`design/flow/run.sh`:
```
#!/bin/bash
# the make line also repeats each setting of config.mk as NAME=value (left out here)
make -C /OpenROAD-flow-scripts/flow DESIGN_CONFIG=/design/flow/config.mk WORK_HOME=/design/flow/orfs CLKGATE_MAP_FILE= finish
```
`design/flow/constraint.sdc`:
```
create_clock -name core_clock -period 5.01 [get_ports {clk_i}]
set_input_delay 1.0020 -clock core_clock [delete_from_list [all_inputs] [get_ports {clk_i}]]
set_output_delay 1.0020 -clock core_clock [all_outputs]
set_load 0.01 [all_outputs]
```
`design/flow/design.v`:
```
package calc_pkg;
    typedef struct packed {
        logic on;
        logic off;
        logic mem_rc;
        logic mem_sub;
        logic mem_add;
        logic op_percent;
        logic op_sqrt;
        logic op_div;
        logic op_mul;
        logic op_sub;
        logic op_add;
        logic op_eq;
        logic dot;
        logic num_1;
        logic num_2;
        logic num_3;
        logic num_4;
        logic num_5;
        logic num_6;
        logic num_7;
        logic num_8;
        logic num_9;
        logic num_0;
    } buttons_t;
    typedef enum logic [4:0] {
        B_NONE,          
        B_ON,            
        B_OFF,           
        B_MEM_RC,        
        B_MEM_SUB,       
        B_MEM_ADD,       
        B_OP_PERCENT,    
        B_OP_SQRT,       
        B_OP_DIV,        
        B_OP_MUL,        
        B_OP_SUB,        
        B_OP_ADD,        
        B_OP_EQ,         
        B_DOT,           
        B_NUM_1,         
        B_NUM_2,         
        B_NUM_3,         
        B_NUM_4,         
        B_NUM_5,         
        B_NUM_6,         
        B_NUM_7,         
        B_NUM_8,         
        B_NUM_9,         
        B_NUM_0,         
        B_UNKNOWN        
    } active_button_t;
    function automatic logic isNumberButton(active_button_t active_button);
        isNumberButton = ((active_button >= calc_pkg::B_NUM_1) && (active_button <= calc_pkg::B_NUM_0));
    endfunction
    function automatic logic isOpButton(active_button_t active_button);
        isOpButton = ((active_button >= calc_pkg::B_OP_DIV) && (active_button <= calc_pkg::B_OP_ADD));
    endfunction
    function automatic logic isEqButton(active_button_t active_button);
        isEqButton = (active_button == calc_pkg::B_OP_EQ);
    endfunction
    function automatic logic isDotButton(active_button_t active_button);
        isDotButton = (active_button == calc_pkg::B_DOT);
    endfunction
    typedef logic [3:0] bcd_t;
    function automatic logic [6:0] bcd2segments(bcd_t bcd);
        unique case (bcd)
            4'd0: bcd2segments = 7'b1111110;
            4'd1: bcd2segments = 7'b0110000;
            4'd2: bcd2segments = 7'b1101101;
            4'd3: bcd2segments = 7'b1111001;
            4'd4: bcd2segments = 7'b0110011;
            4'd5: bcd2segments = 7'b1011011;
            4'd6: bcd2segments = 7'b1011111;
            4'd7: bcd2segments = 7'b1110000;
            4'd8: bcd2segments = 7'b1111111;
            4'd9: bcd2segments = 7'b1111011;
            default: bcd2segments = 7'bxxxxxxx;
        endcase
    endfunction
    typedef enum logic [1:0] {
        OP_NONE,
        OP_ADD,
        OP_MUL,
        OP_DIV
    } op_t;
    function automatic op_t button2op(active_button_t active_button);
        unique case (active_button)
            calc_pkg::B_OP_DIV: button2op = calc_pkg::OP_DIV;
            calc_pkg::B_OP_MUL: button2op = calc_pkg::OP_MUL;
            calc_pkg::B_OP_SUB: button2op = calc_pkg::OP_ADD;
            calc_pkg::B_OP_ADD: button2op = calc_pkg::OP_ADD;
            default: button2op = calc_pkg::OP_NONE;
        endcase
    endfunction
    function automatic bcd_t button2bcd(active_button_t active_button);
        unique case (active_button)
            calc_pkg::B_NUM_1: button2bcd = 1;
            calc_pkg::B_NUM_2: button2bcd = 2;
            calc_pkg::B_NUM_3: button2bcd = 3;
            calc_pkg::B_NUM_4: button2bcd = 4;
            calc_pkg::B_NUM_5: button2bcd = 5;
            calc_pkg::B_NUM_6: button2bcd = 6;
            calc_pkg::B_NUM_7: button2bcd = 7;
            calc_pkg::B_NUM_8: button2bcd = 8;
            calc_pkg::B_NUM_9: button2bcd = 9;
            calc_pkg::B_NUM_0: button2bcd = 0;
            default: button2bcd = 0;
        endcase
    endfunction
    parameter NumDigits = 8;
    typedef logic unsigned [$clog2(NumDigits)-1:0] exponent_t;
    typedef struct packed {
        logic error;
        logic sign;
        exponent_t exponent;
        bcd_t [NumDigits-1:0] significand;
    } num_t;
    function automatic num_t neg(num_t num);
        neg = num;
        neg.sign = !num.sign;
    endfunction
endpackage
module alu_add (
    input   logic           clk_i,
    input   logic           rst_i,
    input   logic [36:0]    left_i,      
    input   logic [36:0]    right_i,     
    output  logic           in_ready_o,
    input   logic           in_valid_i,
    output  logic [36:0]    result_o,    
    input   logic           out_ready_i,
    output  logic           out_valid_o
);
typedef enum logic [1:0] {
    S_IDLE,
    S_NORMALIZE,
    S_ADD,
    S_RENORMALIZE
} state_t;
state_t state_d, state_q;
logic [$clog2(calc_pkg::NumDigits):0] counter_d, counter_q;
logic in_ready_d, in_ready_q;
logic out_valid_d, out_valid_q;
assign out_valid_o = out_valid_q;
assign in_ready_o = in_ready_q;
calc_pkg::num_t left_d, left_q;
calc_pkg::num_t right_d, right_q;
calc_pkg::num_t result_d, result_q;
calc_pkg::bcd_t result_extra_d, result_extra_q;
logic carryborrow_d, carryborrow_q;
assign result_o = out_valid_q ? result_q : '0;
logic [4:0] nibble_sum;
always_comb begin
    nibble_sum = 'x;
    carryborrow_d = carryborrow_q;
    if (state_q != S_ADD) begin
        carryborrow_d = 0;
    end else if (left_q.sign == right_q.sign) begin
        nibble_sum =
            left_q.significand[counter_q]
            + right_q.significand[counter_q]
            + 4'(carryborrow_q);
        if (nibble_sum >= 10) begin
            nibble_sum += 6;
        end
        carryborrow_d = nibble_sum[4];
    end else begin
        if (left_q.significand > right_q.significand) begin
            nibble_sum =
                6'(left_q.significand[counter_q])
                - 6'(right_q.significand[counter_q])
                - 6'(carryborrow_q);
        end else begin
            nibble_sum =
                6'(right_q.significand[counter_q])
                - 6'(left_q.significand[counter_q])
                - 6'(carryborrow_q);
        end
        carryborrow_d = nibble_sum[4];
        if ($signed(nibble_sum) < 0) begin
            nibble_sum += 10;
        end
    end
end
always_comb begin
    state_d = state_q;
    out_valid_d = out_valid_q;
    in_ready_d = in_ready_q;
    counter_d = counter_q;
    left_d = left_q;
    right_d = right_q;
    result_d = result_q;
    result_extra_d = result_extra_q;
    unique case (state_q)
        S_IDLE: begin
            result_d = '0;
            if (in_valid_i) begin
                left_d = left_i;
                right_d = right_i;
                state_d = S_NORMALIZE;
                in_ready_d = 0;
            end
        end
        S_NORMALIZE: begin
            if (left_q.exponent < right_q.exponent) begin
                left_d.significand = (left_q.significand >> 4);
                left_d.exponent++;
            end else if (left_q.exponent > right_q.exponent) begin
                right_d.significand = (right_q.significand >> 4);
                right_d.exponent++;
            end else begin
                state_d = S_ADD;
                counter_d = 0;
            end
        end
        S_ADD: begin
            result_d.exponent = left_q.exponent;
            if (left_q.sign == right_q.sign) begin
                result_extra_d = carryborrow_d;
            end
            if (left_q.significand > right_q.significand) begin
                result_d.sign = left_q.sign;
            end else begin
                result_d.sign = right_q.sign;
            end
            result_d.significand[counter_q] = 4'(nibble_sum);
            counter_d++;
            if (counter_d == calc_pkg::NumDigits) begin
                state_d = S_RENORMALIZE;
            end
        end
        S_RENORMALIZE: begin
            if (result_extra_q != '0) begin  
                result_extra_d = '0;
                result_d.significand = ({result_extra_q, result_q.significand} >> 4);
                result_d.exponent++;
                if (result_d.exponent == 0)
                    result_d.error = 1;
            end else if ((result_q.exponent != 0) && (result_q.significand[calc_pkg::NumDigits-1] == 0)) begin  
                result_d.significand = (result_q.significand << 4);
                result_d.exponent--;
            end else begin  
                out_valid_d = 1;
                if (result_d.significand == 0)
                    result_d.sign = 0;
                if (out_valid_q && out_ready_i) begin
                    state_d = S_IDLE;
                    out_valid_d = 0;
                    in_ready_d = 1;
                    result_d = '0;
                end
            end
        end
    endcase
end
always_ff @(posedge clk_i) begin
    if (rst_i) begin
        state_q <= S_IDLE;
        out_valid_q <= 0;
        in_ready_q <= 1;
        counter_q <= '0;
        left_q <= '0;
        right_q <= '0;
        result_q <= '0;
        result_extra_q <= '0;
        carryborrow_q <= 0;
    end else begin
        state_q <= state_d;
        out_valid_q <= out_valid_d;
        in_ready_q <= in_ready_d;
        counter_q <= counter_d;
        left_q <= left_d;
        right_q <= right_d;
        result_q <= result_d;
        result_extra_q <= result_extra_d;
        carryborrow_q <= carryborrow_d;
    end
end
endmodule
```
`design/flow/config.mk`:
```
export PLATFORM = sky130hd
export DESIGN_NAME = alu_add
export DESIGN_NICKNAME = alu_add
export VERILOG_FILES = /design/flow/design.v
export SDC_FILE = /design/flow/constraint.sdc
export NUM_CORES = 4
export LEC_CHECK = 0
export ABC_AREA = 1
export CAP_MARGIN = 0
export CORE_ASPECT_RATIO = 0.5
export CORE_MARGIN = 2
export CORE_UTILIZATION = 72
export CTS_CLUSTER_DIAMETER = 400
export CTS_CLUSTER_SIZE = 100
export HOLD_SLACK_MARGIN = 0.24
export PLACE_DENSITY = 0.4
export SETUP_SLACK_MARGIN = 0.74
export SLEW_MARGIN = 20
export TNS_END_PERCENT = 5
```
==> results of run 1 <==
[timing repair]
item | CTS | global route
cloned | 1 | 0
pin swaps | 1 | 12
setup buffers | 3 | 7
endpoints found under the setup margin | 17 | 24
resized | 7 | 36
[metrics by stage]
stage / setup WS [ps] / instances
floorplan: 1206 / 1368
global placement: 808.8 / 1588
detailed placement: 711.9 / 1588
CTS: 774.6 / 1624
global route: 34.78 / 1631
finish: 292.8 / 1631
[area by class of cell]
cell class / instances / area share
Multi-Input combinational cell: 989 / 0.5052
Sequential cell: 121 / 0.2246
Timing Repair Buffer: 140 / 0.1251
Inverter: 183 / 0.06451
Clock buffer: 19 / 0.04100
Clock inverter: 13 / 0.01981
Tap cell: 165 / 0.01911
Timing Repair inverter: 1 / 0.0006949
[per-layer routing]
layer	vias up	GRT usage
li1	4699	-
met1	4754	0.5380
met2	1311	0.7719
met3	498	0.1657
met4	0	0.3387
met5	-	0
==> notes.md, run 1 <==
run results: Fin Hold WS about 470 ps, Storage cell area approximately 0.0024 mm2, Critical-path top delay cell nor2_1, CP max FO around 40, Crit. End Element register, Top non-seq family AND-OR/OR-AND gates, register share after synthesis 0.2768, Routed WL per cell 20.56 um, Gate Area ~0.0055 mm2, post-route setup TNS 0 ps, Worst-Margin Slew 1025 ps, TritonRoute pass-1 iters 17, CTS Sinks 121, DRT antenna net count 0, Worst Hold Path EP result_q[36]$_SDFFE_PP0P_, XOR Share, Synth 0.01001, Die Area about 0.013 mm2, Critical R2R Capture result_q[11]$_SDFFE_PP0P_, Lkg Pwr 0.004812 uW, # fillers approximately 530, WP data arrival approximately 5100 ps, Syn Area/Cell between 6 and 7 um2, worst-case clock buffer depth 2, vias in the first global route roughly 10000, Worst Hold Launch result_q[36]$_SDFFE_PP0P_, top cells by count 367 x nand2_1, 170 x inv_1, 152 x o21ai_0, total power 4763 uW, clk latency late pin ~440 ps, number of standard cells reported by yosys roughly 1400, top-area cell type share of the netlist area 0.2768, Flop pwr share 0.253, DRC viols 0, fin util 0.9123, TritonCTS Buffers 17, Comb pwr share 0.447, H-tree depth 4, Yosys chip area 0.008752 mm2, distinct cell type count after synthesis between 40 and 50, IO Pins about 120, largest power group combinational logic, max_cap viols 0, Synth top cell by count nand2_1, crit start category register, Clock power frac 0.299, outcome no timing/DRC/antenna violations, Log Warnings between 40 and 50, mux share 0, Antenna Cells 0, Syn Inst Count approximately 1400, DP Area about 0.0099 mm2, final setup fails 0, Syn Nets between 1500 and 2000, Simple Share, Synth 0.2485, P_clk about 1400 uW, largest net degree at the start of global routing between 100 and 150, Min-Delay Path Class register to register, top sig layer met4, crit path capture result_q[11]$_SDFFE_PP0P_, switching share of power 0.4380, most used cell, CP nand2_1, dominant cell type by area after synthesis dfxtp_1, Reg2Reg Setup Slack approximately 300 ps, Yosys warning count 1, Final Hold Fails 0, GPL Wtd Cong 0.9961, standard-cell rows 28, Pins Over Slew Limit 0, CORE AREA ~0.012 mm2, violation tally from detailed-route iteration zero a little under 3000, Pwr Density 440.9 mW/mm2, FP Util 0.7391, WP depth 23, total track usage 0.4750, P_sw about 2100 uW, crit path time final roughly 4700 ps, asr flop ratio synth 0, Top area cell types dfxtp_1 28%, nand2_1 16%, o21ai_0 8.7%, relative slew slack 0.3122, via/cell ratio roughly 7, final global-route overflow total 0, Internal 2676 uW, complex-gate fraction of the synthesized area 0.2499, Die X-Extent about 160 um, ys flops 121, Root Driver clkbuf_16, Peak Freq 0.2120 GHz, Power Combinational 2130 uW, Peak VDD IR between 0.2 and 0.3 mV, initial antenna violation count 0, Reg2Reg Depth 23, Setup Skew roughly 12 ps, Clock transition at path regs ~70 ps, Final Cell Area about 0.011 mm2, hold path cells 2, HPWL after DPL roughly 18000 um, vias about 11000, number of synthesized flops with an enable pin 0, met2 wire length roughly 14000 um, Layout Nets 1597, Setup Crit Path Kind register to register, met3 WL 5351 um, die height 81.96 um, r2r startpoint counter_q[0]$_SDFFE_PP0P_, PortBufs approximately 110, Critical Path Source counter_q[0]$_SDFFE_PP0P_, TritonCTS clock tree done, Metal-1 WL between 10000 and 15000 um, WL final 33530 um, Area Growth Syn to Fin 23.43%, unrepaired setup endpoints after global routing yes, cell chain of the critical path buf_12 > nor2_1 > nor2_1 > o21ai_0 > nand3_1 > nand3_1 > inv_1 > ha_1 > nand3_1 > nand3_1 > xor2_2 > nor2_1 > nand2_1 > nand2_1 > inv_2 > o21a_1 > o21ai_2 > nand4_1 > o22ai_2 > nand2_1 > nand2_1 > nand2_1 > a21oi_2, first-pass GRT wire length 49410 um, adder-cell share of the synthesized area 0.09950, Synth Cell Area 0.008752 mm2, worst path bufs/invs 3, sequential power about 1200 uW, Main synth FF type dfxtp_1, Critical Path RT approximately 5400 ps, max incr delay on CP between 500 and 600 ps, final worst-path cycle share 0.9416, cell family with most CP delay simple AND/OR/NAND/NOR gates, cts hold-fix bufs 0
==> run 2: changes to the inputs <==
ABC_AREA = unset   (was 1)
CAP_MARGIN = 35   (was 0)
CORE_ASPECT_RATIO = 0.92   (was 0.5)
CORE_UTILIZATION = 70   (was 72)
CTS_CLUSTER_DIAMETER = unset   (was 400)
CTS_CLUSTER_SIZE = unset   (was 100)
HOLD_SLACK_MARGIN = unset   (was 0.24)
MAX_ROUTING_LAYER = met5   (was unset)
PLACE_DENSITY = 0.65   (was 0.4)
SETUP_SLACK_MARGIN = -0.22   (was 0.74)
SLEW_MARGIN = 15   (was 20)
TNS_END_PERCENT = 45   (was 5)
clock period = 3.83 ns   (was 5.01 ns; I/O delays follow)
==> run 2 against run 1 <==
  * The layout now fails its checks (setup timing)
  * Cell count decreased by 18%
  * Critical path depth fell by 8
  * Fmax grew 20%
  * Core utilization fell by 1.7 points
  * Wire length fell by 13%
  * Synthesized area shrank 0.69%
==> notes.md, run 2 <==
run results: PortBufs 114 (unchanged), Clock transition at path regs 60 ps (about the same), Flop pwr share 0.275 (+0.022), post-route setup TNS -934.5 ps (-934.5 ps), number of synthesized flops with an enable pin 0 (unchanged), Internal 3638 uW (+36%), max_cap viols 0 (unchanged), Peak VDD IR 0.5126 mV (+79%), max incr delay on CP 560 ps (-30 ps), IO Pins 117 (unchanged), XOR Share, Synth 0.02303 (+0.01302), Yosys chip area 0.008692 mm2 (-0.69%), Simple Share, Synth 0.1841 (-0.06435), number of standard cells reported by yosys 1028 (-25%), Pwr Density 538.3 mW/mm2 (+22%), Top non-seq family AND-OR/OR-AND gates, cell family with most CP delay multiplexers, Lkg Pwr 0.004316 uW (-10%), asr flop ratio synth 0 (unchanged), Clock power frac 0.292 (-0.007), Syn Inst Count 1028 (-25%), worst-case clock buffer depth 2 (unchanged), violation tally from detailed-route iteration zero 1605 (-44%), hold path cells 2 (unchanged), final setup fails 19 (+19), r2r startpoint counter_q[0]$_SDFFE_PP0P_, Synth Cell Area 0.008692 mm2 (-0.69%), Main synth FF type dfxtp_1, Die Area 0.01333 mm2 (+1.7%), Worst-Margin Slew 953.6 ps (-71.80 ps), Critical Path Source counter_q[0]$_SDFFE_PP0P_, Area Growth Syn to Fin 26.21%, TritonCTS clock tree done, Comb pwr share 0.434 (-0.013), DRT antenna net count 0 (unchanged), Worst Hold Launch result_q[35]$_SDFFE_PP0P_, Die X-Extent 120.2 um (-25%), clk latency late pin 430 ps (about the same), Final Hold Fails 0 (unchanged), vias 9149 (-19%), final worst-path cycle share 1.025 (+0.08348), WP data arrival 4250 ps (-830 ps), mux share 0.1185 (+0.1185), FP Util 0.7097 (-0.02944), Syn Nets 1172 (-22%), top-area cell type share of the netlist area 0.2787 (+0.001912), Pins Over Slew Limit 0 (unchanged), Failed Checks setup timing, final global-route overflow total 0 (unchanged), Worst Hold Path EP result_q[35]$_SDFFE_PP0P_, total track usage 0.4412 (-0.03377), crit start category register, HPWL after DPL 19010 um (+3.5%), vias in the first global route 9082 (-9.6%), P_sw 2267 uW (+8.7%), Peak Freq 0.2547 GHz (+20%), Critical-path top delay cell mux4_2, CTS Sinks 121 (unchanged), CORE AREA 0.01225 mm2 (+3.4%), outcome failed layout checks, Root Driver clkbuf_16, Top area cell types dfxtp_1 28%, ha_1 8.6%, mux2i_1 7.1%, crit path capture result_q[14]$_SDFFE_PP0P_, initial antenna violation count 0 (unchanged), Critical R2R Capture result_q[14]$_SDFFE_PP0P_, adder-cell share of the synthesized area 0.1002 (+0.0006875), standard-cell rows 39 (+39%), Critical Path RT 4150 ps (-1230 ps), distinct cell type count after synthesis 77 (+57%), worst path bufs/invs 3 (unchanged), largest net degree at the start of global routing 67 (-34%), Setup Skew 8.743 ps (-3.227 ps), Syn Area/Cell 8.455 um2 (+32%), H-tree depth 4 (unchanged), DRC viols 0 (unchanged), ys flops 121 (unchanged), largest power group combinational logic, dominant cell type by area after synthesis dfxtp_1, Reg2Reg Depth 15 (-35%), Power Combinational 2560 uW (+20%), unrepaired setup endpoints after global routing yes, cell chain of the critical path buf_8 > mux4_2 > nand2b_1 > nand2_1 > nand2_1 > inv_1 > ha_1 > inv_1 > ha_1 > a21oi_1 > xnor2_1 > and2b_1 > a211oi_1 > mux2i_1 > a41o_1, Crit. End Element register, Min-Delay Path Class register to register, relative slew slack 0.3615 (+0.04931), top cells by count 121 x dfxtp_1, 114 x nor2_1, 72 x a211oi_1, WL final 29010 um (-13%), crit path time final 3926 ps (-791.3 ps), Yosys warning count 1 (unchanged), first-pass GRT wire length 46500 um (-5.9%), switching share of power 0.3839 (-0.05414), Routed WL per cell 21.74 um (+5.8%), register share after synthesis 0.2787 (+0.001912), via/cell ratio 6.858 (-0.68%), complex-gate fraction of the synthesized area 0.2345 (-0.01540), worst slack, placed -132.0 ps (-844.0 ps), CP max FO 7 (-83%), fin worst setup slack -95.90 ps (-388.7 ps), P_clk 1720 uW (+20%), Log Warnings 44 (-4.3%), die height 110.9 um (+35%), fin util 0.8957 (-0.01660), Reg2Reg Setup Slack -100 ps (-390 ps), WP depth 15 (-35%), Synth top cell by count dfxtp_1, Antenna Cells 0 (unchanged), TritonCTS Buffers 17 (unchanged), GPL Wtd Cong 0.9613 (-3.5%), sequential power 1620 uW (+34%), TritonRoute pass-1 iters 10 (-7), Layout Nets 1302 (-18%), Setup Crit Path Kind register to register
run 2: layer usage:
| metal | vias up | part of all wire | GRT usage |
|---|---|---|---|
| li1 | 4025 | - | - |
| met1 | 4261 | 0.38 | 0.5522 |
| met2 | 704 | 0.45 | 0.6947 |
| met3 | 159 | 0.12 | 0.1332 |
| met4 | 0 | 0.045 | 0.2086 |
| met5 | - | 0 | 0 |
run 2: timing repair:
| item | CTS | global route |
|---|---|---|
| resized | 0 | 18 |
| hold buffers | 0 | 0 |
| setup endpoints to repair | 0 | 25 |
| setup buffers | 0 | 3 |
run 2: per-stage QoR:
| step | instance area, um2 | cells | hold WS [ps] | power, uW |
|---|---|---|---|---|
| floorplan | 8698 | 1028 | 432.0 | 3149 |
| global route | 10970 | 1334 | 522.6 | 6130 |
| finish | 10970 | 1334 | 510.9 | 5905 |
| detailed placement | 10280 | 1300 | 490.3 | 3935 |
| global placement | 10230 | 1298 | 473.9 | 3821 |
| CTS | 10900 | 1331 | 501.6 | 5722 |
run 2: final cells by class:
class	instances	area, um2
multi-input combinational	771	5788
sequential	121	2430
timing repair buffer	178	1663
fill	583	1277
clock buffer	25	515.5
inverter	69	259.0
tap	164	205.2
clock inverter	6	110.1
==> run 3: changes to the inputs <==
SETUP_SLACK_MARGIN = -0.25   (was -0.22)
clock period = 3.79 ns   (was 3.83 ns; I/O delays follow)
==> run 3 against run 2 <==
  * Still fails the layout checks on setup timing
  * Sequential power about the same
  * Combinational power about the same
  * Synthesized cell count unchanged
  * Core utilization down 0.14 points
  * Largest power group unchanged
==> notes.md, run 3 <==
run results: outcome failed layout checks, Failed Checks setup timing, Crit. End Element register, WP data arrival 4270 ps (+20 ps), Inst Count DP 1302 (+0.15%), Setup Crit Path Kind register to register, Peak Freq 0.2534 GHz (-0.54%), dominant cell type by area after synthesis dfxtp_1, asr flop ratio synth 0 (unchanged), total track usage 0.4177 (-0.02350), Worst-Margin Slew 923.9 ps (-29.72 ps), ys flops 121 (unchanged), max incr delay on CP 550 ps (about the same), Pins Over Slew Limit 0 (unchanged), TritonRoute pass-1 iters 11 (+1), cts hold-fix bufs 0 (unchanged), CTS Sinks 121 (unchanged), Die X-Extent 120.2 um (unchanged), crit path capture result_q[10]$_SDFFE_PP0P_, max_cap viols 0 (unchanged), worst path bufs/invs 3 (unchanged), Log Warnings 43 (-2.3%), FP Util 0.7097 (unchanged), largest power group combinational logic, Critical R2R Capture result_q[10]$_SDFFE_PP0P_, Internal 3630 uW (-0.21%), cell family with most CP delay AND-OR/OR-AND gates, Flop pwr share 0.277 (+0.002), Lkg Pwr 0.004298 uW (-0.40%), post-CTS setup buffers 0 (unchanged), HPWL after DPL 18650 um (-1.9%), final global-route overflow total 0 (unchanged), final worst-path cycle share 1.041 (+0.01641), largest net degree at the start of global routing 71 (+6.0%), Fin Hold WS 512.9 ps (+1.991 ps), Min-Delay Path Class register to register, relative slew slack 0.3804 (+0.01888), fin util 0.8943 (-0.001430), Peak VDD IR 0.4792 mV (-6.5%), total power 5870 uW (-0.60%), complex-gate fraction of the synthesized area 0.2345 (unchanged), TritonCTS clock tree done, Critical Path RT 4110 ps (-40 ps), TritonCTS Buffers 17 (unchanged), vias in the first global route 8491 (-6.5%), first-pass GRT wire length 43920 um (-5.6%), Comb pwr share 0.437 (+0.003), Syn Nets 1172 (unchanged), Setup Skew 12.78 ps (+4.037 ps), sequential power 1620 uW (about the same), cell chain of the critical path buf_4 > mux4_2 > nor2b_1 > or3_4 > inv_1 > fa_2 > buf_4 > nand2b_1 > a21oi_1 > xnor2_1 > nor2b_1 > a211oi_1 > mux2i_2 > a41o_1, switching share of power 0.3815 (-0.002382), WP depth 14 (-1), worst-case clock buffer depth 2 (unchanged), Root Driver clkbuf_16, Die Area 0.01333 mm2 (unchanged), initial antenna violation count 0 (unchanged), H-tree depth 4 (unchanged), final setup fails 23 (+4), vias 9006 (-1.6%), Top non-seq family AND-OR/OR-AND gates, Worst Hold Path EP result_q[35]$_SDFFE_PP0P_, register share after synthesis 0.2787 (unchanged), Reg2Reg Setup Slack -160 ps (-60 ps), via/cell ratio 6.756 (-1.5%), Routed WL per cell 20.80 um (-4.3%), XOR Share, Synth 0.02303 (unchanged), Synth Cell Area 0.008692 mm2 (unchanged), distinct cell type count after synthesis 77 (unchanged), CP max FO 11 (+4), Power Combinational 2560 uW (about the same), Reg2Reg Depth 14 (-1), Main synth FF type dfxtp_1, Worst Hold Launch result_q[35]$_SDFFE_PP0P_, Critical Path Source counter_q[0]$_SDFFE_PP0P_, Clock power frac 0.287 (-0.005), mux share 0.1185 (unchanged), WL final 27730 um (-4.4%), DRT antenna net count 0 (unchanged), adder-cell share of the synthesized area 0.1002 (unchanged), DRC viols 0 (unchanged), IO Pins 117 (unchanged), Pwr Density 535.9 mW/mm2 (-0.44%), Critical-path top delay cell mux4_2, PortBufs 114 (unchanged), Area Growth Syn to Fin 26.01%, Simple Share, Synth 0.1841 (unchanged), DP Area 0.01027 mm2 (about the same), post-CTS sizing 4 (+4), crit path time final 3947 ps (+21.18 ps), Antenna Cells 0 (unchanged), number of standard cells reported by yosys 1028 (unchanged), P_sw 2239 uW (-1.2%), die height 110.9 um (unchanged), Clock transition at path regs 60 ps (about the same), P_clk 1680 uW (-2%), Syn Inst Count 1028 (unchanged), number of synthesized flops with an enable pin 0 (unchanged), hold path cells 2 (unchanged), crit start category register, CORE AREA 0.01225 mm2 (unchanged), violation tally from detailed-route iteration zero 1508 (-6.0%), Final Hold Fails 0 (unchanged), Layout Nets 1301 (-0.077%), Syn Area/Cell 8.455 um2 (unchanged), Synth top cell by count dfxtp_1, Finished Layout Cells 1333 (-0.075%), r2r startpoint counter_q[0]$_SDFFE_PP0P_, top-area cell type share of the netlist area 0.2787 (unchanged), fin worst setup slack -157.1 ps (-61.18 ps), Final Cell Area 0.01095 mm2 (-0.16%), Top area cell types dfxtp_1 28%, ha_1 8.6%, mux2i_1 7.1%, Yosys warning count 1 (unchanged), standard-cell rows 39 (unchanged), GPL Wtd Cong 1.013 (+5.4%), clk latency late pin 430 ps (about the same), top cells by count 121 x dfxtp_1, 114 x nor2_1, 72 x a211oi_1, Yosys chip area 0.008692 mm2 (unchanged)
-- run 3: through the flow --
stage               setup TNS, ps  setup slack, ps
floorplan                   -1673           -213.2
global placement            -1073           -91.36
detailed placement          -3355           -220.5
CTS                         -3917           -216.0
global route                -4920           -244.5
finish                      -1975           -157.1
-- run 3: routing by layer --
layer  global-route usage  share of wire  vias up
met1               0.5412           0.38     4176
met5                    0              0        -
li1                     -              -     4013
met4               0.1725          0.043        0
met2               0.6489           0.45      674
met3               0.1260           0.12      143
-- run 3: cell type report --
cell class              instances  area, um2
clock buffers                  24      481.7
clock inverters                 7      117.6
fillers                       612       1295
inverters                      69      259.0
multi-input cells             771       5819
flip-flops and latches        121       2431
well taps                     164      205.2
repair buffers                177       1639
==> run 4: changes to the inputs <==
ABC_AREA = 0   (was unset)
CAP_MARGIN = 20   (was 35)
CORE_ASPECT_RATIO = 1.32   (was 0.92)
CORE_UTILIZATION = 72   (was 70)
CTS_CLUSTER_DIAMETER = 397   (was unset)
CTS_CLUSTER_SIZE = 95   (was unset)
MAX_ROUTING_LAYER = unset   (was met5)
PLACE_DENSITY = unset   (was 0.65)
SETUP_SLACK_MARGIN = 1.6   (was -0.25)
SLEW_MARGIN = 20   (was 15)
TNS_END_PERCENT = unset   (was 45)
clock period = 6.53 ns   (was 3.79 ns; I/O delays follow)
==> run 4 against run 3 <==
  * The run now finishes clean
  * Global-route usage is 0.44 points higher
  * Fmax down 15%
  * Core utilization is 1.1 points lower
  * Sequential cell count unchanged
  * Critical path type unchanged
==> notes.md, run 4 <==
run results: Top area cell types dfxtp_1 28%, ha_1 8.6%, mux2i_1 7.1%, final setup fails 0 (-100%), Critical Path Source counter_q[0]$_SDFFE_PP0P_, P_clk 1040 uW (-38%), XOR Share, Synth 0.02303 (unchanged), Layout Nets 1250 (-3.9%), HPWL after DPL 17960 um (-3.7%), Critical R2R Capture result_q[10]$_SDFFE_PP0P_, mux share 0.1185 (unchanged), distinct cell type count after synthesis 77 (unchanged), Finished Layout Cells 1263 (-5.3%), Lkg Pwr 0.004055 uW (-5.7%), Critical-path top delay cell mux4_2, number of standard cells reported by yosys 1028 (unchanged), complex-gate fraction of the synthesized area 0.2345 (unchanged), Antenna Cells 0 (unchanged), Metal-1 WL 9269 um (-13%), adder-cell share of the synthesized area 0.1002 (unchanged), Reg2Reg Depth 15 (+1), outcome no timing/DRC/antenna violations, H-tree depth 4 (unchanged), Peak VDD IR 0.1993 mV (-58%), die height 130.2 um (+17%), cell chain of the critical path buf_4 > mux4_2 > nand2b_1 > nand2_1 > nand2_1 > inv_1 > fa_1 > inv_1 > fa_1 > nor3b_1 > a2111oi_2 > a211oi_2 > mux2i_4 > o21ai_0 > a41o_1, initial antenna violation count 0 (unchanged), Die X-Extent 99.64 um (-17%), TritonRoute pass-1 iters 6 (-5), Yosys warning count 1 (unchanged), via/cell ratio 6.926 (+2.5%), total track usage 0.4221 (+0.004398), Internal 2015 uW (-45%), crit start category register, DRC viols 0 (unchanged), Min-Delay Path Class register to register, Reg2Reg Setup Slack 1880 ps (+2040 ps), standard-cell rows 46 (+18%), Yosys chip area 0.008692 mm2 (unchanged), CTS Sinks 121 (unchanged), Crit. End Element register, top cells by count 121 x dfxtp_1, 114 x nor2_1, 72 x a211oi_1, post-route setup TNS 0 ps (+1975 ps), Die Area 0.01298 mm2 (-2.6%), met3 WL 2114 um (-38%), number of synthesized flops with an enable pin 0 (unchanged), Worst-Margin Slew 1073 ps (+148.8 ps), Power Combinational 1290 uW (-50%), largest net degree at the start of global routing 106 (+49%), vias in the first global route 8450 (-0.48%), unrepaired setup endpoints after global routing no, Pins Over Slew Limit 0 (unchanged), crit path time final 4645 ps (+698.1 ps), vias 8747 (-2.9%), max incr delay on CP 550 ps (about the same), Inst Count DP 1230 (-5.5%), violation tally from detailed-route iteration zero 726 (-52%), TritonCTS Buffers 17 (unchanged), WP data arrival 4960 ps (+690 ps), Setup Crit Path Kind register to register, worst path bufs/invs 3 (unchanged), Top non-seq family AND-OR/OR-AND gates, Log Warnings 44 (+2.3%), Simple Share, Synth 0.1841 (unchanged), Synth Cell Area 0.008692 mm2 (unchanged), Worst Hold Launch result_q[35]$_SDFFE_PP0P_, cell family with most CP delay multiplexers, final worst-path cycle share 0.7114 (-0.3301), # fillers 607 (-0.82%), max_cap viols 0 (unchanged), Final Hold Fails 0 (unchanged), GPL Wtd Cong 0.9536 (-5.9%), register share after synthesis 0.2787 (unchanged), Syn Nets 1172 (unchanged), Clock transition at path regs 60 ps (about the same), switching share of power 0.3880 (+0.006452), worst-case clock buffer depth 2 (unchanged), total power 3292 uW (-44%), Flop pwr share 0.293 (+0.016), DRT antenna net count 0 (unchanged), met2 wire length 13580 um (+9.1%), FP Util 0.7296 (+0.01990), dominant cell type by area after synthesis dfxtp_1, Root Driver clkbuf_16, Synth top cell by count dfxtp_1, first-pass GRT wire length 43060 um (-2.0%), Comb pwr share 0.392 (-0.045), Area Growth Syn to Fin 21.10%, asr flop ratio synth 0 (unchanged), P_sw 1277 uW (-43%), final global-route overflow total 0 (unchanged), Setup Skew 10.27 ps (-2.512 ps), Worst Hold Path EP result_q[35]$_SDFFE_PP0P_, hold path cells 2 (unchanged), top-area cell type share of the netlist area 0.2787 (unchanged), relative slew slack 0.2849 (-0.09548), sequential power 966 uW (-40%), TritonCTS clock tree done, largest power group combinational logic, Syn Inst Count 1028 (unchanged), clk latency late pin 430 ps (about the same), PortBufs 114 (unchanged), CP max FO 14 (+3), Pwr Density 312.7 mW/mm2 (-42%), top sig layer met4, crit path capture result_q[10]$_SDFFE_PP0P_, Critical Path RT 6840 ps (+2730 ps), WP depth 15 (+1), r2r startpoint counter_q[0]$_SDFFE_PP0P_, IO Pins 117 (unchanged), Routed WL per cell 21.38 um (+2.8%), Syn Area/Cell 8.455 um2 (unchanged), WL final 27010 um (-2.6%), ys flops 121 (unchanged), Main synth FF type dfxtp_1, CORE AREA 0.01191 mm2 (-2.7%), Clock power frac 0.315 (+0.028), Peak Freq 0.2153 GHz (-15%)
-- run 4: layer usage --
layer / global-route usage / up-vias
met1: 0.4579 / 4044
met4: 0.3014 / 0
li1: - / 3907
met5: 0 / -
met2: 0.7397 / 615
met3: 0.07659 / 181
-- run 4: layout make-up --
| type | instances | area (um2) | area share |
|---|---|---|---|
| clock buffers | 18 | 450.4 | 0.04279 |
| multi-input cells | 771 | 5764 | 0.5476 |
| well taps | 144 | 180.2 | 0.01712 |
| repair buffers | 126 | 1249 | 0.1186 |
| flip-flops and latches | 121 | 2430 | 0.2308 |
| clock inverters | 14 | 193.9 | 0.01842 |
| inverters | 69 | 259.0 | 0.02460 |
-- run 4: timing repair --
item | 4_1_cts | 5_1_grt
hold buffers | 0 | 0
endpoints found under the setup margin | 0 | 20
setup buffers | 0 | 0
gates resized | 0 | 3
-- run 4: metrics by stage --
step                cell area (um2)    util  hold slack, ps  worst slack, ps
global placement               9842  0.8261           471.6             1822
detailed placement             9842  0.8261           490.6             1714
global route                  10530  0.8835           528.9             1626
CTS                           10490  0.8802           498.0             1624
floorplan                      8692       -           432.0             2412
finish                        10530  0.8835           503.2             1885
==> run 5: changes to the inputs <==
ABC_AREA = unset   (was 0)
CORE_ASPECT_RATIO = unset   (was 1.32)
CORE_UTILIZATION = 68   (was 72)
CTS_CLUSTER_DIAMETER = 350   (was 397)
CTS_CLUSTER_SIZE = 24   (was 95)
SETUP_SLACK_MARGIN = -0.21   (was 1.6)
clock period = 3.48 ns   (was 6.53 ns; I/O delays follow)
==> run 5 against run 4 <==
  * The flow now stops in 5_1_grt
  * Synthesized area did not move
  * Synthesized cell count did not move
  * Die size rose by 5.6%
==> notes.md, run 5 <==
run metrics: outcome did not finish, stage reached 5_1_grt, First Error [ERROR GRT-0116] Global routing finished with congestion. Check the congestion regions in the DRC Viewer., FP Util 0.6916 (-0.03799), Synth top cell by count dfxtp_1, Top non-seq family AND-OR/OR-AND gates, number of standard cells reported by yosys 1028 (unchanged), cts hold-fix bufs 0 (unchanged), worst slack, placed -304.8 ps (-2019 ps), Syn Nets 1172 (unchanged), H-tree depth 4 (unchanged), Yosys chip area 0.008692 mm2 (unchanged), Syn Inst Count 1028 (unchanged), Synth Cell Area 0.008692 mm2 (unchanged), IO Pins 117 (unchanged), ys flops 121 (unchanged), number of synthesized flops with an enable pin 0 (unchanged), Simple Share, Synth 0.1841 (unchanged), GPL Wtd Cong 0.9526 (-0.10%), die height 117.1 um (-10%), asr flop ratio synth 0 (unchanged), Main synth FF type dfxtp_1, Top area cell types dfxtp_1 28%, ha_1 8.6%, mux2i_1 7.1%, top-area cell type share of the netlist area 0.2787 (unchanged), standard-cell rows 41 (-11%), PortBufs 114 (unchanged), worst-case clock buffer depth 2 (unchanged), Die Area 0.01370 mm2 (+5.6%), XOR Share, Synth 0.02303 (unchanged), CTS Sinks 121 (unchanged), top cells by count 121 x dfxtp_1, 114 x nor2_1, 72 x a211oi_1, CORE AREA 0.01257 mm2 (+5.5%), final global-route overflow total 2, DP Area 0.01077 mm2 (+9.4%), register share after synthesis 0.2787 (unchanged), total track usage 0.6935, HPWL after DPL 21450 um (+19%), mux share 0.1185 (unchanged), Yosys warning count 1 (unchanged), adder-cell share of the synthesized area 0.1002 (unchanged), complex-gate fraction of the synthesized area 0.2345 (unchanged), distinct cell type count after synthesis 77 (unchanged), Root Driver clkbuf_16, dominant cell type by area after synthesis dfxtp_1, Die X-Extent 117.1 um (+17%), TritonCTS Buffers 17 (unchanged), Syn Area/Cell 8.455 um2 (unchanged)
run 5: timing repair:
item                       CTS
resized                     38
setup endpoints to repair   26
buffers inserted             6
cloned                       0
pin swaps                   17
run 5: metrics by stage:
stage               TNS (ps)  hold WS, ps  cells  power (uW)
detailed placement     -5889        467.0   1371        4598
floorplan              -4580        432.0   1028        3506
global placement       -3724        457.2   1371        4414
CTS                    -5673        476.0   1405        6800
run 5: per-layer routing:
metal	GRT usage	GRT overflow
met1	0.7205	0
met2	0.8798	1
met4	0.6988	1
met5	0.1370	0
met3	0.4758	0
==> run 6: changes to the inputs <==
CAP_MARGIN = 5   (was 20)
CTS_CLUSTER_DIAMETER = unset   (was 350)
CTS_CLUSTER_SIZE = unset   (was 24)
MAX_ROUTING_LAYER = met5   (was unset)
PLACE_DENSITY_LB_ADDON = 0.05   (was unset)
SETUP_SLACK_MARGIN = -0.58   (was -0.21)
SLEW_MARGIN = 15   (was 20)
TNS_END_PERCENT = 45   (was unset)
clock period = 6.2 ns   (was 3.48 ns; I/O delays follow)
==> run 6 against run 5 <==
  * The run now finishes clean
  * Synthesized cell count stayed put
  * Die size stayed put
  * Synthesized area stayed put
==> notes.md, run 6 <==
run results: relative slew slack 0.3070, sequential power 1020 uW, Synth Cell Area 0.008692 mm2 (unchanged), Flop pwr share 0.297, TritonCTS Buffers 17 (unchanged), worst-case clock buffer depth 2 (unchanged), number of standard cells reported by yosys 1028 (unchanged), Die Area 0.01370 mm2 (unchanged), vias in the first global route just over 8000, Syn Inst Count 1028 (unchanged), gr busiest metal met2, Yosys warning count 1 (unchanged), ys flops 121 (unchanged), complex-gate fraction of the synthesized area 0.2345 (unchanged), crit start category register, DRT antenna net count 0, register share after synthesis 0.2787 (unchanged), adder-cell share of the synthesized area 0.1002 (unchanged), met1 usage in global routing 0.4676, CTS Sinks 121 (unchanged), TritonRoute pass-1 iters 7, GPL Wtd Cong 0.9470 (-0.59%), Top non-seq family AND-OR/OR-AND gates, mux share 0.1185 (unchanged), post-CTS setup buffers 0 (-6), distinct cell type count after synthesis 77 (unchanged), Reg2Reg Setup Slack ~1200 ps, Main synth FF type dfxtp_1, hold path cells 2, CP max FO 19, HPWL after DPL 17770 um (-17%), asr flop ratio synth 0 (unchanged), Reg2Reg Depth 18, total power 3431 uW, TritonCTS clock tree done, clk latency late pin about 430 ps, Setup Skew 10.34 ps, Final Hold Fails 0, top cells by count 121 x dfxtp_1, 114 x nor2_1, 72 x a211oi_1, Synth top cell by count dfxtp_1, FP Util 0.6916 (unchanged), WP depth 18, H-tree depth 4 (unchanged), Pins Over Slew Limit 0, Syn Area/Cell 8.455 um2 (unchanged), largest power group combinational logic, WL final 26000 um, unrepaired setup endpoints after global routing no, Lkg Pwr slightly above 0.004 uW, outcome no timing/DRC/antenna violations, DRC viols 0, crit path time final 5049 ps, via/cell ratio about 6.6, P_sw 1282 uW, top-area cell type share of the netlist area 0.2787 (unchanged), CORE AREA 0.01257 mm2 (unchanged), Min-Delay Path Class register to register, Area Growth Syn to Fin 21.12%, violation tally from detailed-route iteration zero roughly 1000, Setup Crit Path Kind register to register, number of synthesized flops with an enable pin 0 (unchanged), Power Combinational approximately 1300 uW, Critical Path RT approximately 6500 ps, Yosys chip area 0.008692 mm2 (unchanged), vias between 8000 and 9000, r2r startpoint counter_q[0]$_SDFFE_PP0P_, Log Warnings between 40 and 50, final global-route overflow total 0, grt met3 use 0.08290, Pwr Density roughly 330 mW/mm2, final setup fails 0, PortBufs 114 (unchanged), switching share of power 0.3738, standard-cell rows 41 (unchanged), Top area cell types dfxtp_1 28%, ha_1 8.6%, mux2i_1 7.1%, crit path capture result_q[3]$_SDFFE_PP0P_, Peak Freq between 0.15 and 0.2 GHz, cell chain of the critical path buf_4 > mux4_2 > nand2b_1 > nand2_1 > nand2_1 > inv_1 > fa_1 > fa_1 > mux2i_1 > xnor2_1 > ha_1 > inv_1 > a21oi_1 > a31oi_1 > xnor2_1 > nand3_1 > a31oi_2 > o21ai_1, Clock power frac 0.323, worst path bufs/invs 3, cts hold-fix bufs 0 (unchanged), die height 117.1 um (unchanged), P_clk around 1100 uW, GRT met2 Usage 0.6551, Internal between 2000 and 2500 uW, max incr delay on CP 1000 ps, Worst Hold Launch result_q[35]$_SDFFE_PP0P_, Worst Hold Path EP result_q[35]$_SDFFE_PP0P_, total track usage 0.3917, Simple Share, Synth 0.1841 (unchanged), Peak VDD IR about 0.23 mV, WP data arrival between 5000 and 6000 ps, Layout Nets 1249, max_cap viols 0, cell family with most CP delay adder cells, post-route setup TNS 0 ps, Critical R2R Capture result_q[3]$_SDFFE_PP0P_, largest net degree at the start of global routing 73, Clock transition at path regs approximately 60 ps, Comb pwr share 0.379, Antenna Cells 0, initial antenna violation count 0, dominant cell type by area after synthesis dfxtp_1, Root Driver clkbuf_16, Syn Nets 1172 (unchanged), first-pass GRT wire length a little over 40000 um, Die X-Extent 117.1 um (unchanged), post-CTS sizing 0 (-100%), Routed WL per cell around 20 um, Critical-path top delay cell dfxtp_1, Crit. End Element register, final worst-path cycle share 0.8143, Worst-Margin Slew ~1000 ps, IO Pins 117 (unchanged), Critical Path Source counter_q[0]$_SDFFE_PP0P_, XOR Share, Synth 0.02303 (unchanged)
run 6: through the flow:
step / worst slack (ps) / hold slack (ps) / cell area [um2] / util / instances
2_1_floorplan: 2082 / 432.0 / 8692 / - / 1028
3_3_place_gp: 1293 / 474.7 / 9877 / 0.7859 / 1258
3_5_place_dp: 1200 / 474.8 / 9877 / 0.7859 / 1258
4_1_cts: 1190 / 485.2 / 10530 / 0.8376 / 1289
5_1_grt: 814.4 / 501.3 / 10530 / 0.8376 / 1289
6_report: 1151 / 490.6 / 10530 / 0.8376 / 1289
run 6: metal layers:
layer | vias to the layer above | share of wire
met3 | 128 | 0.082
met1 | 3937 | 0.38
met2 | 510 | 0.49
met5 | - | 0
li1 | 3895 | -
met4 | 0 | 0.057
run 6: final cells by class:
cell class | instances | area (um2)
Multi-Input combinational cell | 771 | 5756
Sequential cell | 121 | 2426
Clock inverter | 12 | 197.7
Clock buffer | 19 | 452.9
Tap cell | 172 | 215.2
Inverter | 69 | 259.0
Timing Repair Buffer | 125 | 1221
Fill cell | 784 | 2041
==> run 7: changes to the inputs <==
CAP_MARGIN = 20   (was 5)
CORE_UTILIZATION = 64   (was 68)
MAX_ROUTING_LAYER = unset   (was met5)
PLACE_DENSITY_LB_ADDON = unset   (was 0.05)
SETUP_SLACK_MARGIN = unset   (was -0.58)
SLEW_MARGIN = 20   (was 15)
TNS_END_PERCENT = unset   (was 45)
clock period = 5.16 ns   (was 6.2 ns; I/O delays follow)
==> run 7 against run 6 <==
  * Still clean on timing, DRC and antenna
  * Critical path depth did not move
  * Core utilization fell by 4.3 points
  * First-iteration DRC count fell by 26%
  * Hold slack got worse by 6.1 ps
  * Largest power group unchanged
  * Highest routed layer unchanged
==> notes.md, run 7 <==
run results: Comb pwr share 0.382 (+0.003), distinct cell type count after synthesis 77 (unchanged), Die Area 0.01453 mm2 (+6.0%), PortBufs 114 (unchanged), TritonCTS clock tree done, cts hold-fix bufs 0 (unchanged), vias in the first global route 7812 (-3.9%), XOR Share, Synth 0.02303 (unchanged), Crit. End Element register, Flop pwr share 0.298 (about the same), adder-cell share of the synthesized area 0.1002 (unchanged), Inst Count DP 1263 (+0.40%), post-CTS setup buffers 0 (unchanged), WP depth 18 (unchanged), Main synth FF type dfxtp_1, Synth top cell by count dfxtp_1, Peak VDD IR 0.3392 mV (+48%), Layout Nets 1250 (+0.080%), unrepaired setup endpoints after global routing no, mux share 0.1185 (unchanged), number of standard cells reported by yosys 1028 (unchanged), final setup fails 0 (unchanged), fin worst setup slack 543.7 ps (-607.8 ps), Final Hold Fails 0 (unchanged), GPL Wtd Cong 0.9636 (+1.8%), ys flops 121 (unchanged), CTS Sinks 121 (unchanged), total track usage 0.3480 (-0.04361), Clock transition at path regs 60 ps (about the same), WL final 24610 um (-5.3%), Pwr Density 385.0 mW/mm2 (+18%), Pins Over Slew Limit 0 (unchanged), asr flop ratio synth 0 (unchanged), FP Util 0.6564 (-0.03522), WP data arrival 4910 ps (-430 ps), Critical Path Source counter_q[0]$_SDFFE_PP0P_, number of synthesized flops with an enable pin 0 (unchanged), largest net degree at the start of global routing 90 (+23%), r2r startpoint counter_q[0]$_SDFFE_PP0P_, cell chain of the critical path buf_4 > mux4_2 > nand2_1 > nand2_1 > nand2_1 > inv_1 > fa_1 > fa_1 > mux2i_1 > xnor2_1 > ha_1 > inv_1 > a21oi_1 > a31oi_1 > xnor2_1 > nand3_1 > a31oi_2 > o21ai_1, post-route setup TNS 0 ps (unchanged), max_cap viols 0 (unchanged), Syn Inst Count 1028 (unchanged), Synth Cell Area 0.008692 mm2 (unchanged), post-CTS sizing 0 (unchanged), Power Combinational 1550 uW (+19%), Gate Area 0.005756 mm2 (unchanged), Area Growth Syn to Fin 21.09% (about the same), HPWL after DPL 17680 um (-0.51%), top cells by count 121 x dfxtp_1, 114 x nor2_1, 72 x a211oi_1, Yosys chip area 0.008692 mm2 (unchanged), dominant cell type by area after synthesis dfxtp_1, Reg2Reg Depth 18 (unchanged), Finished Layout Cells 1295 (+0.47%), cell family with most CP delay adder cells, worst-case clock buffer depth 2 (unchanged), Critical-path top delay cell dfxtp_1, worst path bufs/invs 3 (unchanged), CORE AREA 0.01324 mm2 (+5.4%), die height 120.5 um (+3.0%), standard-cell rows 42 (+2.4%), Critical R2R Capture result_q[7]$_SDFFE_PP0P_, Simple Share, Synth 0.1841 (unchanged), Worst-Margin Slew 1088 ps (+49.85 ps), vias 8224 (-2.9%), P_sw 1495 uW (+17%), relative slew slack 0.2747 (-0.03228), first-pass GRT wire length 40080 um (-3.6%), Top area cell types dfxtp_1 28%, ha_1 8.6%, mux2i_1 7.1%, outcome no timing/DRC/antenna violations, Antenna Cells 0 (unchanged), Setup Skew 5.387 ps (-4.950 ps), fin util 0.7948 (-0.04285), initial antenna violation count 0 (unchanged), switching share of power 0.3690 (-0.004741), crit path time final 4616 ps (-432.2 ps), crit start category register, via/cell ratio 6.351 (-3.4%), Yosys warning count 1 (unchanged), Worst Hold Path EP result_q[35]$_SDFFE_PP0P_, Syn Nets 1172 (unchanged), crit path capture result_q[7]$_SDFFE_PP0P_, H-tree depth 4 (unchanged), Root Driver clkbuf_16, DRT antenna net count 0 (unchanged), Min-Delay Path Class register to register, complex-gate fraction of the synthesized area 0.2345 (unchanged), most used cell, CP nand2_1, hold path cells 2 (unchanged), final global-route overflow total 0 (unchanged), # fillers 943 (+20%), sequential power 1210 uW (+20%), Top non-seq family AND-OR/OR-AND gates, TritonCTS Buffers 17 (unchanged), largest power group combinational logic, Worst Hold Launch result_q[35]$_SDFFE_PP0P_, Lkg Pwr 0.004037 uW (-0.16%), Storage cell area 0.002427 mm2 (about the same), Log Warnings 43 (+4.9%), Reg2Reg Setup Slack 540 ps (-610 ps), top-area cell type share of the netlist area 0.2787 (unchanged), clk latency late pin 420 ps (about the same), final worst-path cycle share 0.8946 (+0.08036), Setup Crit Path Kind register to register, Internal 2557 uW (+19%), Peak Freq 0.2166 GHz (+9.4%), IO Pins 117 (unchanged), violation tally from detailed-route iteration zero 747 (-26%), max incr delay on CP 590 ps (-410 ps), P_clk 1300 uW (+20%), Routed WL per cell 19.00 um (-5.8%), Critical Path RT 5450 ps (-1040 ps), CP max FO 8 (-11), worst slack, placed 634.8 ps (-564.8 ps), Clock power frac 0.320 (-0.003), TritonRoute pass-1 iters 6 (-1), register share after synthesis 0.2787 (unchanged), Syn Area/Cell 8.455 um2 (unchanged), Die X-Extent 120.5 um (+3.0%), DRC viols 0 (unchanged)
-- run 7: layer usage --
metal  share of wire  GRT usage  up-vias
met5               0          0        -
met4           0.049     0.1831        0
met3           0.062    0.05755       90
met2            0.48     0.5862      374
met1            0.40     0.4266     3846
li1                -          -     3914
-- run 7: stage by stage --
stage / hold slack (ps) / area (um2) / power, uW
floorplan: 432.0 / 8692 / 2337
global placement: 466.5 / 9889 / 2683
detailed placement: 469.9 / 9889 / 2736
CTS: 484.8 / 10520 / 4035
global route: 525.8 / 10530 / 4273
finish: 484.5 / 10530 / 4052
-- run 7: layout make-up --
type                    count  share of cell area
clock buffers              19             0.04113
clock inverters            13             0.01914
inverters                  69             0.02461
multi-input cells         771              0.5468
flip-flops and latches    121              0.2306
well taps                 176             0.02092
repair buffers            126              0.1167
==> run 8: changes to the inputs <==
CELL_PAD_IN_SITES_GLOBAL_PLACEMENT = 1   (was unset)
CORE_ASPECT_RATIO = 0.59   (was unset)
CORE_MARGIN = 5   (was 2)
CORE_UTILIZATION = 48   (was 64)
CTS_CLUSTER_SIZE = 25   (was unset)
GPL_ROUTABILITY_DRIVEN = 1   (was unset)
GPL_TIMING_DRIVEN = 0   (was unset)
HOLD_SLACK_MARGIN = 0.09   (was unset)
MAX_ROUTING_LAYER = met5   (was unset)
PLACE_DENSITY_LB_ADDON = 0.25   (was unset)
SETUP_SLACK_MARGIN = 1.23   (was unset)
SLEW_MARGIN = 30   (was 20)
TNS_END_PERCENT = 95   (was unset)
clock period = 4.44 ns   (was 5.16 ns; I/O delays follow)
==> run 8 against run 7 <==
  * Clock power increased by 8%
  * Synthesized cell count did not move
  * Combinational power up about 70%
  * Largest cell class unchanged
  * Largest power group unchanged
==> notes.md, run 8 <==
run results: Critical-path top delay cell fa_2, Final Cell Area 0.01149 mm2 (+9.2%), P_clk 1400 uW (+8%), fin worst setup slack 519.0 ps (-24.66 ps), r2r startpoint counter_q[0]$_SDFFE_PP0P_, Final Hold Fails 0 (unchanged), Internal 3240 uW (+27%), asr flop ratio synth 0 (unchanged), dominant cell type by area after synthesis dfxtp_1, register share after synthesis 0.2787 (unchanged), TritonCTS Buffers 17 (unchanged), Peak Freq 0.2550 GHz (+18%), ys flops 121 (unchanged), Lkg Pwr 0.004411 uW (+9.3%), Yosys warning count 1 (unchanged), Worst Hold Path EP result_q[35]$_SDFFE_PP0P_, Reg2Reg Depth 20 (+2), DRC viols 0 (unchanged), Peak VDD IR 0.2835 mV (-16%), first-pass GRT wire length 49790 um (+24%), Top non-seq family AND-OR/OR-AND gates, Pins Over Slew Limit 0 (unchanged), Worst Hold Launch result_q[35]$_SDFFE_PP0P_, Comb pwr share 0.483 (+0.101), IO Pins 117 (unchanged), total track usage 0.3059 (-0.04213), unrepaired setup endpoints after global routing yes, switching share of power 0.4045 (+0.03547), adder-cell share of the synthesized area 0.1002 (unchanged), die height 113.4 um (-6.0%), Syn Nets 1172 (unchanged), Syn Inst Count 1028 (unchanged), Worst-Margin Slew 942.9 ps (-145.0 ps), final global-route overflow total 0 (unchanged), worst-case clock buffer depth 2 (unchanged), PortBufs 113 (-0.88%), Critical Path RT 4740 ps (-710 ps), HPWL after DPL 24230 um (+37%), Pwr Density 473.3 mW/mm2 (+23%), Power Combinational 2630 uW (+70%), largest power group combinational logic, Setup Crit Path Kind register to register, Syn Area/Cell 8.455 um2 (unchanged), top-area cell type share of the netlist area 0.2787 (unchanged), XOR Share, Synth 0.02303 (unchanged), DRT antenna net count 0 (unchanged), Root Driver clkbuf_16, mux share 0.1185 (unchanged), Synth Cell Area 0.008692 mm2 (unchanged), final setup fails 0 (unchanged), max incr delay on CP 580 ps (about the same), Finished Layout Cells 1438 (+11%), WP data arrival 4220 ps (-690 ps), vias 8888 (+8.1%), Simple Share, Synth 0.1841 (unchanged), final worst-path cycle share 0.8831 (-0.01153), number of standard cells reported by yosys 1028 (unchanged), crit path time final 3921 ps (-695.3 ps), TritonRoute pass-1 iters 6 (unchanged), Flop pwr share 0.259 (-0.039), Crit. End Element register, CTS Sinks 121 (unchanged), crit start category register, top cells by count 121 x dfxtp_1, 114 x nor2_1, 72 x a211oi_1, Min-Delay Path Class register to register, Reg2Reg Setup Slack 520 ps (-20 ps), violation tally from detailed-route iteration zero 1193 (+60%), post-route setup TNS 0 ps (unchanged), Area Growth Syn to Fin 32.23%, initial antenna violation count 0 (unchanged), Critical R2R Capture result_q[3]$_SDFFE_PP0P_, WL final 32480 um (+32%), vias in the first global route 8633 (+11%), worst path bufs/invs 6 (+3), number of synthesized flops with an enable pin 0 (unchanged), largest net degree at the start of global routing 17 (-81%), Yosys chip area 0.008692 mm2 (unchanged), GPL Wtd Cong 0.9759 (+1.3%), relative slew slack 0.3676 (+0.09289), standard-cell rows 37 (-12%), Clock transition at path regs 60 ps (about the same), clk latency late pin 430 ps (about the same), CORE AREA 0.01759 mm2 (+33%), Log Warnings 44 (+2.3%), via/cell ratio 6.181 (-2.7%), Synth top cell by count dfxtp_1, DP Area 0.01019 mm2 (+3.1%), Clock power frac 0.258 (-0.062), distinct cell type count after synthesis 77 (unchanged), Main synth FF type dfxtp_1, total power 5440 uW (+34%), Die Area 0.02099 mm2 (+44%), CP max FO 7 (-1), cell family with most CP delay adder cells, Die X-Extent 185.2 um (+54%), max_cap viols 0 (unchanged), crit path capture result_q[3]$_SDFFE_PP0P_, Inst Count DP 1375 (+8.9%), Critical Path Source counter_q[0]$_SDFFE_PP0P_, worst slack, placed -165.8 ps (-800.6 ps), FP Util 0.4941 (-0.1623), hold path cells 2 (unchanged), H-tree depth 4 (unchanged), cell chain of the critical path buf_12 > buf_12 > mux4_2 > nand2_2 > nand2_2 > nand2_2 > inv_2 > fa_2 > fa_2 > nand2_1 > o21ai_1 > ha_2 > inv_4 > buf_6 > a31oi_4 > xnor2_2 > o21ai_2 > a31oi_4 > buf_12 > o21ai_2, sequential power 1410 uW (+17%), Layout Nets 1334 (+6.7%), outcome no timing/DRC/antenna violations, P_sw 2201 uW (+47%), Top area cell types dfxtp_1 28%, ha_1 8.6%, mux2i_1 7.1%, WP depth 20 (+2), Setup Skew 12.34 ps (+6.949 ps), complex-gate fraction of the synthesized area 0.2345 (unchanged), Routed WL per cell 22.59 um (+19%), TritonCTS clock tree done
-- run 8: per-stage QoR --
stage | hold WS [ps] | utilization
after floorplan | 432.0 | -
after global placement | 479.4 | 0.5794
after detailed placement | 477.1 | 0.5794
after CTS | 487.0 | 0.6430
after global routing | 492.4 | 0.6532
final | 485.9 | 0.6533
-- run 8: layer usage --
layer	vias to the layer above	global-route usage	share of wire
met5	-	0	0
met4	0	0.05767	0.0070
met2	525	0.3921	0.38
li1	4092	-	-
met3	30	0.1095	0.13
met1	4241	0.4824	0.48
-- run 8: repair_timing --
action	in CTS	in global routing
buffers inserted	27	3
hold buffers	0	0
pin swaps	35	26
setup endpoints to repair	41	28
gates resized	65	27
-- run 8: layout make-up --
class	instances	area, um2
diodes	1	2.502
fillers	1491	6098
multi-input cells	771	6171
clock buffers	23	499.2
well taps	234	292.8
flip-flops and latches	121	2431
repair buffers	143	1420
inverters	69	262.8
plain buffers	67	326.6
clock inverters	9	87.58
==> run 9: changes to the inputs <==
CAP_MARGIN = 35   (was 20)
CELL_PAD_IN_SITES_GLOBAL_PLACEMENT = unset   (was 1)
CORE_ASPECT_RATIO = unset   (was 0.59)
CORE_MARGIN = 2   (was 5)
CORE_UTILIZATION = 68   (was 48)
CTS_CLUSTER_DIAMETER = 350   (was unset)
CTS_CLUSTER_SIZE = 23   (was 25)
GPL_ROUTABILITY_DRIVEN = unset   (was 1)
GPL_TIMING_DRIVEN = unset   (was 0)
HOLD_SLACK_MARGIN = unset   (was 0.09)
MAX_ROUTING_LAYER = unset   (was met5)
PLACE_DENSITY_LB_ADDON = unset   (was 0.25)
SETUP_SLACK_MARGIN = -0.36   (was 1.23)
SLEW_MARGIN = 20   (was 30)
TNS_END_PERCENT = unset   (was 95)
clock period = 3.58 ns   (was 4.44 ns; I/O delays follow)
==> run 9 against run 8 <==
  * Now fails the layout checks on setup timing
  * Global-route usage is 16 points higher
  * Hold slack better by 7.5 ps
  * Worst setup slack worse by 880 ps
  * Combinational power is 14% higher
  * Synthesized cell count stayed put
  * Total power is 21% higher
  * Wire length hardly changed
  * Fmax is 0.41% lower
  * Register-to-register slack worse by 880 ps
  * First-iteration DRC count is 26% higher
  * Critical endpoint is now result_q[10]$_SDFFE_PP0P_
  * Largest power group unchanged
==> notes.md, run 9 <==
run results: outcome failed layout checks, Failed Checks setup timing, fin worst setup slack -357.0 ps (-876.0 ps), Yosys chip area 0.008692 mm2 (unchanged), Lkg Pwr 0.004472 uW (+1.4%), worst-case clock buffer depth 2 (unchanged), met1 usage in global routing 0.5174 (+0.03499), dominant cell type by area after synthesis dfxtp_1, Syn Inst Count 1028 (unchanged), Top non-seq family AND-OR/OR-AND gates, sequential power 1740 uW (+23%), Pins Over Slew Limit 0 (unchanged), WP data arrival 4260 ps (+40 ps), Layout Nets 1329 (-0.37%), DRT antenna net count 0 (unchanged), largest net degree at the start of global routing 77 (+60), cell chain of the critical path mux4_2 > nand2_1 > nand2_1 > nand2_1 > inv_1 > fa_2 > fa_2 > inv_1 > o21ai_2 > ha_2 > nor2b_1 > a211oi_1 > mux2i_1 > a41o_1, ys flops 121 (unchanged), gr busiest metal met2, HPWL after DPL 19850 um (-18%), Critical Path RT 3900 ps (-840 ps), distinct cell type count after synthesis 77 (unchanged), final worst-path cycle share 1.100 (+0.2166), worst slack, placed -303.8 ps (-138.0 ps), Syn Area/Cell 8.455 um2 (unchanged), PortBufs 114 (+0.88%), total power 6605 uW (+21%), relative slew slack 0.3868 (+0.01917), WP depth 14 (-30%), first-pass GRT wire length 48640 um (-2.3%), switching share of power 0.3933 (-0.01117), asr flop ratio synth 0 (unchanged), TritonCTS Buffers 17 (unchanged), Setup Crit Path Kind register to register, CTS Sinks 121 (unchanged), Reg2Reg Setup Slack -360 ps (-880 ps), worst path bufs/invs 2 (-4), number of standard cells reported by yosys 1028 (unchanged), largest power group combinational logic, register share after synthesis 0.2787 (unchanged), Crit. End Element register, P_sw 2598 uW (+18%), total track usage 0.4666 (+0.1607), Main synth FF type dfxtp_1, mux share 0.1185 (unchanged), crit start category register, r2r startpoint counter_q[0]$_SDFFE_PP0P_, complex-gate fraction of the synthesized area 0.2345 (unchanged), TritonRoute pass-1 iters 6 (unchanged), Min-Delay Path Class register to register, IO Pins 117 (unchanged), number of synthesized flops with an enable pin 0 (unchanged), Synth Cell Area 0.008692 mm2 (unchanged), clk latency late pin 430 ps (about the same), post-route setup TNS -6589 ps (-6589 ps), Worst Hold Launch result_q[35]$_SDFFE_PP0P_, top cells by count 121 x dfxtp_1, 114 x nor2_1, 72 x a211oi_1, Yosys warning count 1 (unchanged), Synth top cell by count dfxtp_1, max incr delay on CP 530 ps (-50 ps), standard-cell rows 41 (+11%), GRT met2 Usage 0.7576 (+0.3655), Critical Path Source counter_q[0]$_SDFFE_PP0P_, Routed WL per cell 23.70 um (+4.9%), Critical-path top delay cell fa_2, Pwr Density 587.3 mW/mm2 (+24%), GPL Wtd Cong 0.9974 (+2.2%), P_clk 1860 uW (+33%), Setup Skew 9.772 ps (-2.564 ps), WL final 32490 um (about the same), top-area cell type share of the netlist area 0.2787 (unchanged), crit path time final 3937 ps (+15.96 ps), final global-route overflow total 0 (unchanged), Simple Share, Synth 0.1841 (unchanged), die height 117.1 um (+3.3%), DRC viols 0 (unchanged), Die X-Extent 117.1 um (-37%), Clock power frac 0.281 (+0.023), Top area cell types dfxtp_1 28%, ha_1 8.6%, mux2i_1 7.1%, final setup fails 25 (+25), Critical R2R Capture result_q[10]$_SDFFE_PP0P_, cts hold-fix bufs 0 (unchanged), Reg2Reg Depth 14 (-30%), vias 9676 (+8.9%), cell family with most CP delay adder cells, Final Hold Fails 0 (unchanged), violation tally from detailed-route iteration zero 1503 (+26%), grt met3 use 0.1323 (+0.02280), Power Combinational 3010 uW (+14%), H-tree depth 4 (unchanged), FP Util 0.6916 (+0.1975), CP max FO 8 (+1), Worst Hold Path EP result_q[35]$_SDFFE_PP0P_, Die Area 0.01370 mm2 (-35%), Area Growth Syn to Fin 29.39%, via/cell ratio 7.058 (+14%), Syn Nets 1172 (unchanged), hold path cells 2 (unchanged), most used cell, CP nand2_1, Peak Freq 0.2540 GHz (-0.41%), Flop pwr share 0.263 (+0.004), crit path capture result_q[10]$_SDFFE_PP0P_, vias in the first global route 9206 (+6.6%), Internal 4007 uW (+24%), max_cap viols 0 (unchanged), Peak VDD IR 0.3906 mV (+38%), Clock transition at path regs 60 ps (about the same), adder-cell share of the synthesized area 0.1002 (unchanged), CORE AREA 0.01257 mm2 (-29%), Worst-Margin Slew 913.3 ps (-29.63 ps), TritonCTS clock tree done, Root Driver clkbuf_16, initial antenna violation count 0 (unchanged), Comb pwr share 0.456 (-0.027), XOR Share, Synth 0.02303 (unchanged), Log Warnings 44 (unchanged)
-- run 9: area by class of cell --
type | instances | area, um2
diodes | 1 | 2.502
flip-flops and latches | 121 | 2431
well taps | 172 | 215.2
clock inverters | 11 | 168.9
fillers | 545 | 1321
clock buffers | 21 | 460.4
repair buffers | 205 | 1863
multi-input cells | 771 | 5847
inverters | 69 | 259.0
-- run 9: through the flow --
step	instance area, um2	utilization	cells	hold slack (ps)
2_1_floorplan	8717	-	1028	432.0
3_3_place_gp	10520	0.8371	1338	476.4
3_5_place_dp	10520	0.8371	1338	479.1
4_1_cts	11150	0.8872	1370	489.2
5_1_grt	11240	0.8947	1370	534.7
6_report	11250	0.8949	1371	493.4
-- run 9: timing repair --
item                       CTS  global route
gates resized                0            25
setup endpoints to repair    0            24
buffers inserted             0             2
-- run 9: layer usage --
metal  wire length [um]  up-vias  share of wire
met1              11050     4470           0.34
met4               2897        0          0.089
met3               3500      293           0.11
met2              15040      838           0.46
met5                  0        -              0
li1                   -     4075              -
No activity file was given, so power comes from the tool's default toggle rates.
